==> run a: inputs <==
## conv_top
module conv_top
#(
    parameter DATA_WIDTH  = 8,
    parameter KERNEL_SIZE = 25
)
(
    input  logic                     i_clk,
    input  logic                     i_arstn,
	input  logic                     i_arstn_perf,
	input  logic                     i_enable_count2,
    input  logic                     i_ready,
    input  logic                     i_valid,
    input  logic [KERNEL_SIZE - 1:0] i_bit_X,
    input  logic [KERNEL_SIZE - 1:0] i_bit_K,
    output logic [              1:0] o_conv,
    output logic                     o_ready,
    output logic                     o_valid,
	output logic [             31:0] o_perf_cycle_count,
	output logic [             31:0] o_perf_cycle_count2
);
    logic [3:0] s_count;
    logic s_valid_data_in;
    logic s_valid_data_out;
	logic [KERNEL_SIZE - 1:0] s_bit_X_delayed;
	logic [KERNEL_SIZE - 1:0] s_bit_K_delayed;
    logic [1:0] s_product [KERNEL_SIZE - 1:0];
    localparam N_OF_2FA = KERNEL_SIZE - 1;
    logic [N_OF_2FA - 1:0] s_carry_in;
    logic [N_OF_2FA - 1:0] s_carry_out;
    always_ff @(posedge i_clk, negedge i_arstn) begin
        if (~ i_arstn) begin
            s_bit_X_delayed <= '0;
            s_bit_K_delayed <= '0;
        end
        else if (s_valid_data_in) begin
            s_bit_X_delayed <= i_bit_X;
            s_bit_K_delayed <= i_bit_K;
        end
    end
    genvar i;
    generate
        for (i = 0; i < KERNEL_SIZE; i++) begin : serial_multipier
            serial_mul #(
                .DATA_WIDTH ( DATA_WIDTH )
            ) S_MUL0 (
                .i_clk     ( i_clk              ),
                .i_arstn   ( i_arstn            ),
  ...
Settings: LEC_CHECK=0, ABC_AREA=1, CAP_MARGIN=10, CORE_MARGIN=10, CORE_UTILIZATION=40, CTS_CLUSTER_DIAMETER=73, CTS_CLUSTER_SIZE=26, GPL_ROUTABILITY_DRIVEN=0, GPL_TIMING_DRIVEN=0, HOLD_SLACK_MARGIN=0.24, MAX_ROUTING_LAYER=met5, SETUP_SLACK_MARGIN=2.87, SLEW_MARGIN=20; clock period 10.3 ns.
run.sh (not shown) runs the stock make flow with config.mk's settings and CLKGATE_MAP_FILE=.
==> run b (differences from run a) <==
==> flow/config.mk (replaced) <==
export PLATFORM = sky130hd
export DESIGN_NAME = conv_top
export DESIGN_NICKNAME = conv_top
export VERILOG_FILES = /design/flow/design.v
export SDC_FILE = /design/flow/constraint.sdc
export NUM_CORES = 4
export LEC_CHECK = 0
export CAP_MARGIN = 20
export CORE_MARGIN = 2
export CORE_UTILIZATION = 72
export CTS_CLUSTER_DIAMETER = 141
export CTS_CLUSTER_SIZE = 27
export PLACE_DENSITY_LB_ADDON = 0.19
export SETUP_SLACK_MARGIN = 1.49
export SLEW_MARGIN = 20
==> flow/constraint.sdc (replaced) <==
create_clock -name core_clock -period 5.05 [get_ports {i_clk}]
set_input_delay 1.0100 -clock core_clock [delete_from_list [all_inputs] [get_ports {i_clk}]]
set_output_delay 1.0100 -clock core_clock [all_outputs]
set_load 0.01 [all_outputs]
==> qor summary <==
Outcome: run a no timing/DRC/antenna violations; run b complete, but fails checks
Violated checks: run a -; run b negative setup slack
MUX share of area: run a 0%; run b 16.4%
CP max-delay cell: run a sky130_fd_sc_hd__fa_1; run b sky130_fd_sc_hd__fa_2
Leakage power of the design: run a 23.3 nW; run b 20.9 nW
Final setup violation count: run a 0; run b 3
Final-layout clock buffer total: run a 47; run b 41
Global-route wire length before repair: run a 154000 um; run b 112000 um
Smallest hold slack: run a 408 ps; run b 458 ps
Detailed-route via count: run a 26400; run b 20700
Routed wire length: run a 94200 um; run b 64600 um
Core utilization at floorplan: run a 40.5%; run b 72.4%
Yosys stat chip area: run a 0.0373 mm^2; run b 0.0361 mm^2
Fraction of area in registers: run a 40.1%; run b 40.2%
Startpoint of the most critical setup path: run a serial_multipier[20].S_MUL0.I2B0.s_a_ff1; run b serial_multipier[21].S_MUL0.I2B0.s_a_ff1
Total negative slack for setup checks: run a 0 ps; run b -4240 ps
Post-synthesis cell count from yosys: run a 4157; run b 2646
Placed standard-cell area: run a 0.0403 mm^2; run b 0.0408 mm^2
Sequential cell fraction of total power: run a 30.1%; run b 27.8%
Peak supply drop: run a 0.949 mV; run b 1.72 mV
Register area share after synthesis: run a 45.1%; run b 46.6%
Met2 track demand over resource: run a 29.8%; run b 47.6%
Layout inverter count without the clock tree: run a 755; run b 239
Clk latency late pin: run a 630 ps; run b 620 ps
Number of OpenROAD warnings: run a 31; run b 40
Number of buffers created by CTS: run a 42; run b 28
Power is estimated from default activity; no workload was simulated.
